==> flow/design.v <==
`timescale 1ns / 1ps
module get_conv_target_angle(
input signed [19:0] target_angle,
output reg signed [19:0] target_angle_conv,
output reg [2:0] quadrant_loc
    );
  always@(*)
    begin
        if ((target_angle >{16'd90,4'd0}) && (target_angle <= {16'd180,4'd0})) target_angle_conv = target_angle - {16'd90,4'd0};
        else if ((target_angle >{16'd180,4'd0}) && (target_angle <= {16'd270,4'd0})) target_angle_conv = target_angle - {16'd180,4'd0};
        else if ((target_angle > {16'd270,4'd0}) && (target_angle <= {16'd360,4'd0})) target_angle_conv = target_angle - {16'd360,4'd0};
        else target_angle_conv = target_angle;
    end 
  always@(*)
    begin
        if ((target_angle >{16'd90,4'd0}) && (target_angle <= {16'd180,4'd0})) quadrant_loc = 3'd2;
        else if ((target_angle >{16'd180,4'd0}) && (target_angle <= {16'd270,4'd0})) quadrant_loc = 3'd3;
        else if ((target_angle > {16'd270,4'd0}) && (target_angle <= {16'd360,4'd0})) quadrant_loc = 3'd4;
        else quadrant_loc = 3'd1;
    end    
endmodule
`timescale 1ns / 1ps
module output_mapping(
input signed [19:0] x, 
input signed [19:0] y,
input [2:0] quadrant_loc,
output reg signed [19:0] x_res,
output reg signed [19:0] y_res
    );
always@(*)
    begin
        if (quadrant_loc == 3'd2) x_res = -y;
        else if (quadrant_loc == 3'd3) x_res = -x;
        else  x_res = x; 
    end
 always@(*)
   begin
     if (quadrant_loc == 3'd2)       y_res = x;
     else if (quadrant_loc == 3'd3)  y_res = -y;
     else                            y_res = y; 
   end
endmodule
`timescale 1ns / 1ps
module cordic_sin_cos(clk,rst,target_angle,x_res,y_res);
 input clk,rst;   
 input signed [19:0] target_angle;    
 output reg signed [19:0] x_res;  
 output reg signed [19:0] y_res;  
 wire signed [19:0] x_res_comb;  
 wire signed [19:0] y_res_comb;  
 reg signed [19:0] x [9:0];   
 reg signed [19:0] y [9:0];   
 wire signed[19:0] arc_tan [8:0];   
 reg  signed[19:0] z[8:0];   
 reg  d[8:0];  
 wire signed [19:0] target_angle_conv;   
 wire [2:0] quadrant_loc;  
 assign arc_tan[0] = {{6{1'b0}},10'b0000101101,4'b0000};    
 assign arc_tan[1] = {{6{1'b0}},10'b0000011010,4'b1001};    
 assign arc_tan[2] = {{6{1'b0}},10'b0000001110,4'b0000};    
 assign arc_tan[3] = {{6{1'b0}},10'b0000000111,4'b0010};    
 assign arc_tan[4] = {{6{1'b0}},10'b0000000011,4'b1001};    
 assign arc_tan[5] = {{6{1'b0}},10'b0000000001,4'b1100};    
 assign arc_tan[6] = {{6{1'b0}},10'b0000000000,4'b1110};    
 assign arc_tan[7] = {{6{1'b0}},10'b0000000000,4'b0111};    
 assign arc_tan[8] = {{6{1'b0}},10'b0000000000,4'b0011};    
 get_conv_target_angle conv_angle(.target_angle(target_angle),.target_angle_conv(target_angle_conv),.quadrant_loc(quadrant_loc));
 output_mapping out_map(.x(x[9][19:0]),.y(y[9][19:0]),.quadrant_loc(quadrant_loc),.x_res(x_res_comb),.y_res(y_res_comb));
 always@(posedge clk)
  begin
    if (rst == 0)
       begin
         x_res [19:0]     <= 20'b0;
         y_res [19:0]     <= 20'b0;  
       end 
    else 
       begin
         x_res [19:0] <= x_res_comb;
         y_res [19:0] <= y_res_comb;
       end
  end
 always@(*)
   begin
      x[0] = 20'b00001001101101110001;  
      y[0] = 20'b00000000000000000000;  
      z[0] = target_angle_conv;  
      d[0] = (z[0][19] == 0) ? 1 : 0;   
   end
 always@(*)
   begin
     x[1] = (d[0] == 1) ? (x[0] - y[0]) : (x[0]+y[0]);
     y[1] = (d[0] == 1) ? (y[0] + x[0]) : (y[0]-x[0]);
     z[1] = (d[0] == 1) ? (z[0] - arc_tan[0]) : (z[0]+arc_tan[0]);
     d[1] = (z[1][19] == 0) ? 1 : 0;
     x[2] = (d[1] == 1) ? (x[1] - (y[1]>>>1)) : (x[1]+(y[1]>>>1));
     y[2] = (d[1] == 1) ? (y[1] + (x[1]>>>1)) : (y[1]-(x[1]>>>1));
     z[2] = (d[1] == 1) ? (z[1] - arc_tan[1]) : (z[1]+arc_tan[1]);
     d[2] = (z[2][19] == 0) ? 1 : 0;   
     x[3] = (d[2] == 1) ? (x[2] - (y[2]>>>2)) : (x[2]+(y[2]>>>2));
     y[3] = (d[2] == 1) ? (y[2] + (x[2]>>>2)) : (y[2]-(x[2]>>>2));
     z[3] = (d[2] == 1) ? (z[2] - arc_tan[2]) : (z[2]+arc_tan[2]);
     d[3] = (z[3][19] == 0) ? 1 : 0; 
     x[4] = (d[3] == 1) ? (x[3] - (y[3]>>>3)) : (x[3]+(y[3]>>>3));
     y[4] = (d[3] == 1) ? (y[3] + (x[3]>>>3)) : (y[3]-(x[3]>>>3));
     z[4] = (d[3] == 1) ? (z[3] - arc_tan[3]) : (z[3]+arc_tan[3]);
     d[4] = (z[4][19] == 0) ? 1 : 0; 
     x[5] = (d[4] == 1) ? (x[4] - (y[4]>>>4)) : (x[4]+(y[4]>>>4));
     y[5] = (d[4] == 1) ? (y[4] + (x[4]>>>4)) : (y[4]-(x[4]>>>4));
     z[5] = (d[4] == 1) ? (z[4] - arc_tan[4]) : (z[4]+arc_tan[4]);
     d[5] = (z[5][19] == 0) ? 1 : 0; 
     x[6] = (d[5] == 1) ? (x[5] - (y[5]>>>5)) : (x[5]+(y[5]>>>5));
     y[6] = (d[5] == 1) ? (y[5] + (x[5]>>>5)) : (y[5]-(x[5]>>>5));
     z[6] = (d[5] == 1) ? (z[5] - arc_tan[5]) : (z[5]+arc_tan[5]);
     d[6] = (z[6][19] == 0) ? 1 : 0; 
     x[7] = (d[6] == 1) ? (x[6] - (y[6]>>>6)) : (x[6]+(y[6]>>>6));
     y[7] = (d[6] == 1) ? (y[6] + (x[6]>>>6)) : (y[6]-(x[6]>>>6));
     z[7] = (d[6] == 1) ? (z[6] - arc_tan[6]) : (z[6]+arc_tan[6]);
     d[7] = (z[7][19] == 0) ? 1 : 0; 
     x[8] = (d[7] == 1) ? (x[7] - (y[7]>>>7)) : (x[7]+(y[7]>>>7));
     y[8] = (d[7] == 1) ? (y[7] + (x[7]>>>7)) : (y[7]-(x[7]>>>7));
     z[8] = (d[7] == 1) ? (z[7] - arc_tan[7]) : (z[7]+arc_tan[7]);
     d[8] = (z[8][19] == 0) ? 1 : 0; 
     x[9] = (d[8] == 1) ? (x[8] - (y[8]>>>8)) : (x[8]+(y[8]>>>8));
     y[9] = (d[8] == 1) ? (y[8] + (x[8]>>>8)) : (y[8]-(x[8]>>>8));
     z[9] = (d[8] == 1) ? (z[8] - arc_tan[8]) : (z[8]+arc_tan[8]);
     d[9] = (z[9][19] == 0) ? 1 : 0; 
   end
endmodule
==> flow/run.sh <==
#!/bin/bash
# the make line also repeats each setting of config.mk as NAME=value (left out here)
make -C /OpenROAD-flow-scripts/flow DESIGN_CONFIG=/design/flow/config.mk WORK_HOME=/design/flow/orfs CLKGATE_MAP_FILE= finish
==> flow/config.mk <==
export PLATFORM = sky130hd
export DESIGN_NAME = cordic_sin_cos
export DESIGN_NICKNAME = cordic_sin_cos
export VERILOG_FILES = /design/flow/design.v
export SDC_FILE = /design/flow/constraint.sdc
export NUM_CORES = 4
export LEC_CHECK = 0
export CAP_MARGIN = 35
export CORE_MARGIN = 2
export CORE_UTILIZATION = 68
export CTS_CLUSTER_DIAMETER = 102
export CTS_CLUSTER_SIZE = 18
export HOLD_SLACK_MARGIN = -0.08
export SETUP_SLACK_MARGIN = 2.52
export SLEW_MARGIN = 20
==> flow/constraint.sdc <==
create_clock -name core_clock -period 17.5 [get_ports {clk}]
set_input_delay 3.5000 -clock core_clock [delete_from_list [all_inputs] [get_ports {clk}]]
set_output_delay 3.5000 -clock core_clock [all_outputs]
set_load 0.01 [all_outputs]
==> results of run 1 <==
stage by stage:
step           cell area (µm²)  setup slack, ns  hold WS (ns)
2_1_floorplan            23480           -7.949         3.742
3_3_place_gp             33420           -8.517         4.236
==> impl_metrics.py, run 1 <==
# Metrics from the implementation run
metrics = {
    "die": {
        "die_w_um": 186.2,
        "std_cell_rows": 66,
        "io_pins": 62,
        "fp.dieH_um": 186.2,
        "core_area_mm2": 0.03262,
        "die_area_mm2": 0.03466,
        "fp_util_pct": 69.18,
    },
    "synth": {
        "ys_sh_simple_pct": 19.53,
        "top_area_cell": "ha_1",
        "mux_share_pct": 1.414,
        "synth-xor-area-share_pct": 18.51,
        "synth-edff-count": 0,
        "ff_type": "dfxtp_1",
        "async_reset_ff_share_pct": 0,
        "yosysWarnings": 11,
        "most_common_cell": "ha_1",
        "synth_top_area_share_pct": 22.62,
        "syn_area_mm2": 0.02257,
        "ys_chip_area_mm2": 0.02257,
        "ys_cells": 3113,
        "synth_cell_types": 97,
        "area_leaders": "ha_1 (23%), xnor2_1 (13%), a21oi_1 (6.4%), xor2_1 (5.5%), nor2_1 (4.5%)",
        "avgSynthCellArea_um2": 7.249,
        "ys_top_cells_by_count": "ha_1 (408), xnor2_1 (324), a21oi_1 (288), nor2_1 (272), nand2_1 (212)",
        "fp_nets": 3562,
        "synth.logic.top_family": "AND-OR/OR-AND gates",
        "postSynthSeqShare_pct": 3.549,
        "aoi_share_pct": 28.16,
        "synth_cells": 3113,
        "synthAdderAreaFrac_pct": 24.31,
        "synth-seq-cells": 40,
    },
    "placement": {
        "place.gp.congestion": 1.018,
        "port_buffers": 61,
    },
    "status": {
        "stop_stage": "3_5_place_dp",
        "error": "[ERROR DPL-0038] Utilization greater than 100%, impossible to legalize",
        "status": "aborted with a tool error",
    },
}
==> run 2: changes to the inputs <==
CAP_MARGIN = 0   (was 35)
CELL_PAD_IN_SITES_DETAIL_PLACEMENT = 2   (was default)
CELL_PAD_IN_SITES_GLOBAL_PLACEMENT = 1   (was default)
CORE_ASPECT_RATIO = 0.57   (was default)
CORE_MARGIN = 7   (was 2)
CORE_UTILIZATION = 40   (was 68)
CTS_CLUSTER_DIAMETER = 350   (was 102)
CTS_CLUSTER_SIZE = 67   (was 18)
GPL_ROUTABILITY_DRIVEN = 1   (was default)
GPL_TIMING_DRIVEN = 0   (was default)
HOLD_SLACK_MARGIN = default   (was -0.08)
SETUP_SLACK_MARGIN = 4.46   (was 2.52)
SLEW_MARGIN = 10   (was 20)
clock period = 35.0 ns   (was 17.5 ns; I/O delays follow)
==> run 2 against run 1 <==
Compared with the run above:
- the flow stops in 4_1_cts
- die size grew 83%
- synthesized area unchanged
- synthesized cell count unchanged
==> impl_metrics.py, run 2 <==
# Metrics from the implementation run
metrics = {
    "status": {
        "error": "[ERROR DPL-0033] detailed placement checks failed during check placement.",
        "status": "aborted with a tool error",
        "stop_stage": "4_1_cts",
    },
    "die": {
        "fp.dieH_um": 193.3,
        "io_pins": 62,
        "core_area_mm2": 0.05555,
        "std_cell_rows": 65,
        "die_area_mm2": 0.06352,
        "fp_util_pct": 40.62,
        "die_w_um": 328.6,
    },
    "synth": {
        "synth_cells": 3113,
        "ff_type": "dfxtp_1",
        "most_common_cell": "ha_1",
        "mux_share_pct": 1.414,
        "ys_chip_area_mm2": 0.02257,
        "synth-edff-count": 0,
        "ys_sh_simple_pct": 19.53,
        "aoi_share_pct": 28.16,
        "synth-seq-cells": 40,
        "synth.logic.top_family": "AND-OR/OR-AND gates",
        "synth_top_area_share_pct": 22.62,
        "yosysWarnings": 11,
        "avgSynthCellArea_um2": 7.249,
        "area_leaders": "ha_1 (23%), xnor2_1 (13%), a21oi_1 (6.4%), xor2_1 (5.5%), nor2_1 (4.5%)",
        "top_area_cell": "ha_1",
        "synth_cell_types": 97,
        "fp_nets": 3562,
        "postSynthSeqShare_pct": 3.549,
        "syn_area_mm2": 0.02257,
        "synth-xor-area-share_pct": 18.51,
        "async_reset_ff_share_pct": 0,
        "ys_top_cells_by_count": "ha_1 (408), xnor2_1 (324), a21oi_1 (288), nor2_1 (272), nand2_1 (212)",
        "synthAdderAreaFrac_pct": 24.31,
        "ys_cells": 3113,
    },
    "placement": {
        "pre_cts_slack_ns": -5.583,
        "dpl-instance-area_mm2": 0.02422,
        "place.gp.congestion": 0.9043,
        "hpwlAfterDp_um": 81840,
        "port_buffers": 59,
    },
}
-- run 2: through the flow --
stage / std cells / TNS, ns / util (%)
after global placement: 3909 / -99.50 / 43.60
after detailed placement: 3909 / -157.23 / 43.60
after floorplan: 3113 / 0 / -
==> run 3: changes to the inputs <==
CAP_MARGIN = 5   (was 0)
CELL_PAD_IN_SITES_DETAIL_PLACEMENT = default   (was 2)
CELL_PAD_IN_SITES_GLOBAL_PLACEMENT = default   (was 1)
CORE_ASPECT_RATIO = default   (was 0.57)
CORE_MARGIN = 2   (was 7)
CORE_UTILIZATION = 32   (was 40)
CTS_CLUSTER_DIAMETER = 81   (was 350)
CTS_CLUSTER_SIZE = 59   (was 67)
GPL_ROUTABILITY_DRIVEN = default   (was 1)
GPL_TIMING_DRIVEN = default   (was 0)
PLACE_DENSITY = 0.88   (was default)
SETUP_SLACK_MARGIN = default   (was 4.46)
SLEW_MARGIN = 20   (was 10)
TNS_END_PERCENT = 20   (was default)
==> run 3 against run 2 <==
Compared with the run above:
- the run now finishes clean
- die size up 14%
- synthesized area unchanged
- synthesized cell count unchanged
==> impl_metrics.py, run 3 <==
# Physical implementation metrics
metrics = {
    "hold_path": {
        "hold_end": "x_res[16]",
        "holdCritPathClass": "primary input to flop",
        "min_path_cells": 3,
        "hp-start": "rst",
    },
    "flow_run": {
        "drv_cap": 0,
        "warnings": 49,
    },
    "synth": {
        "yosysWarnings": 11,
        "top_area_cell": "ha_1",
        "async_reset_ff_share_pct": 0,
        "avgSynthCellArea_um2": 7.249,
        "fp_nets": 3562,
        "syn_area_mm2": 0.02257,
        "area_leaders": "ha_1 (23%), xnor2_1 (13%), a21oi_1 (6.4%), xor2_1 (5.5%), nor2_1 (4.5%)",
        "synth.logic.top_family": "AND-OR/OR-AND gates",
        "synth_top_area_share_pct": 22.62,
        "synthAdderAreaFrac_pct": 24.31,
        "ys_sh_simple_pct": 19.53,
        "aoi_share_pct": 28.16,
        "synth-xor-area-share_pct": 18.51,
        "ys_top_cells_by_count": "ha_1 (408), xnor2_1 (324), a21oi_1 (288), nor2_1 (272), nand2_1 (212)",
        "ff_type": "dfxtp_1",
        "ys_cells": 3113,
        "mux_share_pct": 1.414,
        "ys_chip_area_mm2": 0.02257,
        "postSynthSeqShare_pct": 3.549,
        "synth_cell_types": 97,
        "synth-seq-cells": 40,
        "most_common_cell": "ha_1",
        "synth_cells": 3113,
        "synth-edff-count": 0,
    },
    "worst_setup_path": {
        "crit_fanout": 34,
        "cp_top_family": "AND-OR/OR-AND gates",
        "crit_path_end": "x_res[18]",
        "cp_num_buf_inv": 12,
        "start_kind": "primary input",
        "max_stage_delay_ns": 0.62,
        "worstSetupPathType": "primary input to flop",
        "crit_path_frequent_cell": "a21oi_1",
        "worst-path-stages": 125,
        "crit_arrival_ns": 33.36,
        "worstPathRequired_ns": 35.17,
        "cp-end-kind": "flop",
        "crit_path_start": "target_angle[1]",
        "cpMaxStageDelayCell": "or4b_2",
    },
    "global_routing": {
        "grt_pass1_wl_um": 104600,
        "grt_pass1_vias": 21429,
        "overflow": 0,
        "grtUsageTotal_pct": 16.61,
        "grt_max_degree": 44,
        "antenna_found_initial": 2,
    },
    "layout": {
        "final_util_pct": 35.57,
        "n_fill_cell": 7218,
        "instances_no_fill": 4100,
        "syn_to_final_growth_pct": 10.20,
        "fin_nets": 3608,
        "postLayoutCellArea_mm2": 0.02487,
    },
    "cts": {
        "cts-buffers-inserted": 5,
        "cts_hold_buf": 0,
        "cts_sinks": 40,
        "cts_tree": "built",
        "clockBufferDepth": 2,
        "cts-htree-levels": 2,
        "clk_pin_slew_ns": 0.06,
        "cts_root_buf": "clkbuf_16",
    },
    "die": {
        "die_area_mm2": 0.07266,
        "die_w_um": 269.6,
        "fp.dieH_um": 269.6,
        "std_cell_rows": 97,
        "core_area_mm2": 0.06991,
        "fp_util_pct": 32.28,
        "io_pins": 62,
    },
    "final_timing": {
        "finalHoldViolCount": 0,
        "finalSetupViolCount": 0,
        "fmax_mhz": 30.14,
        "drv_slew": 0,
        "layout_min_cycle_time_ns": 33.18,
        "fin_crit_sh_pct": 94.81,
        "tightest_slew_ns": 0.9334,
        "relSlewSlack_pct": 36.79,
    },
    "placement": {
        "placed_cells": 4076,
        "dpl-instance-area_mm2": 0.02429,
        "place.gp.congestion": 0.9567,
        "port_buffers": 61,
        "hpwlAfterDp_um": 52740,
    },
    "route": {
        "totalWireLength_um": 63710,
        "n_antenna_cell": 0,
        "num_vias": 22897,
        "drt_pre_antenna_iters": 8,
        "drc_errors": 0,
        "vias_per_cell": 5.585,
        "detail-route-antenna-nets": 0,
        "first_iter_violations": 1745,
        "routedWlPerCell_um": 15.54,
    },
    "status": {
        "status": "timing/DRC/antenna clean",
    },
}
[run 3: what timing repair did]
item                                   in CTS  in global routing
gates cloned                                1                  1
setup endpoints to repair                   7                 33
resized                                     4                 66
buffers inserted                            0                 14
pin swaps                                   1                  6
endpoints found under the hold margin       0                  0
[run 3: final cells by class]
class	count	area [µm²]	area share [%]
multi-input cells	2805	21020	84.53
well taps	940	1176	4.730
repair buffers	92	895.9	3.603
inverters	215	819.5	3.296
flip-flops and latches	40	800.8	3.220
clock buffers	6	138.9	0.5585
clock inverters	2	15.01	0.06038
[run 3: stage by stage]
stage	hold WS [ns]	setup WS, ns	TNS, ns
6_report	7.571	1.816	0
5_1_grt	7.597	-0.07492	-0.2663
3_3_place_gp	7.734	0.2327	0
2_1_floorplan	7.242	0.7773	0
4_1_cts	7.561	0.1504	0
3_5_place_dp	7.734	-0.4262	-2.324
[run 3: per-layer routing]
layer  global-route usage [%]  vias to the layer above  share of wire [%]
met2                    29.35                      749                 47
met1                    21.20                    10681                 44
met3                   0.8727                      163                4.6
met4                    6.228                        4                4.1
met5                        0                        -              0.035
li1                         -                    11300                  -
==> run 4: changes to the inputs <==
CAP_MARGIN = 20   (was 5)
CELL_PAD_IN_SITES_DETAIL_PLACEMENT = 2   (was default)
CELL_PAD_IN_SITES_GLOBAL_PLACEMENT = 0   (was default)
CORE_MARGIN = 5   (was 2)
CORE_UTILIZATION = 72   (was 32)
CTS_CLUSTER_DIAMETER = default   (was 81)
CTS_CLUSTER_SIZE = default   (was 59)
GPL_ROUTABILITY_DRIVEN = 1   (was default)
GPL_TIMING_DRIVEN = 1   (was default)
PLACE_DENSITY = default   (was 0.88)
SETUP_SLACK_MARGIN = 3.55   (was default)
SLEW_MARGIN = 35   (was 20)
TNS_END_PERCENT = 25   (was 20)
clock period = 25.7 ns   (was 35.0 ns; I/O delays follow)
==> run 4 against run 3 <==
Compared with the run above:
- die size shrank 52%
- synthesized cell count is the same
- the flow now stops in 3_5_place_dp
- synthesized area is the same
==> impl_metrics.py, run 4 <==
# Metrics from the implementation run
metrics = {
    "placement": {
        "place.gp.congestion": 1.051,
        "port_buffers": 61,
    },
    "status": {
        "stop_stage": "3_5_place_dp",
        "error": "[ERROR DPL-0038] Utilization greater than 100%, impossible to legalize",
        "status": "aborted with a tool error",
    },
    "die": {
        "fp.dieH_um": 187.0,
        "fp_util_pct": 73.38,
        "die_w_um": 187.0,
        "core_area_mm2": 0.03075,
        "die_area_mm2": 0.03498,
        "io_pins": 62,
        "std_cell_rows": 64,
    },
    "synth": {
        "ys_top_cells_by_count": "ha_1 (408), xnor2_1 (324), a21oi_1 (288), nor2_1 (272), nand2_1 (212)",
        "synth_top_area_share_pct": 22.62,
        "async_reset_ff_share_pct": 0,
        "synth-xor-area-share_pct": 18.51,
        "top_area_cell": "ha_1",
        "ys_sh_simple_pct": 19.53,
        "fp_nets": 3562,
        "yosysWarnings": 11,
        "synth-edff-count": 0,
        "area_leaders": "ha_1 (23%), xnor2_1 (13%), a21oi_1 (6.4%), xor2_1 (5.5%), nor2_1 (4.5%)",
        "ff_type": "dfxtp_1",
        "syn_area_mm2": 0.02257,
        "aoi_share_pct": 28.16,
        "avgSynthCellArea_um2": 7.249,
        "ys_cells": 3113,
        "synth_cells": 3113,
        "postSynthSeqShare_pct": 3.549,
        "synth_cell_types": 97,
        "mux_share_pct": 1.414,
        "synth-seq-cells": 40,
        "ys_chip_area_mm2": 0.02257,
        "most_common_cell": "ha_1",
        "synth.logic.top_family": "AND-OR/OR-AND gates",
        "synthAdderAreaFrac_pct": 24.31,
    },
}
==> run 4: per-stage QoR <==
step / instances / setup TNS (ns)
2_1_floorplan: 3113 / -19.60
3_3_place_gp: 4721 / -32.73
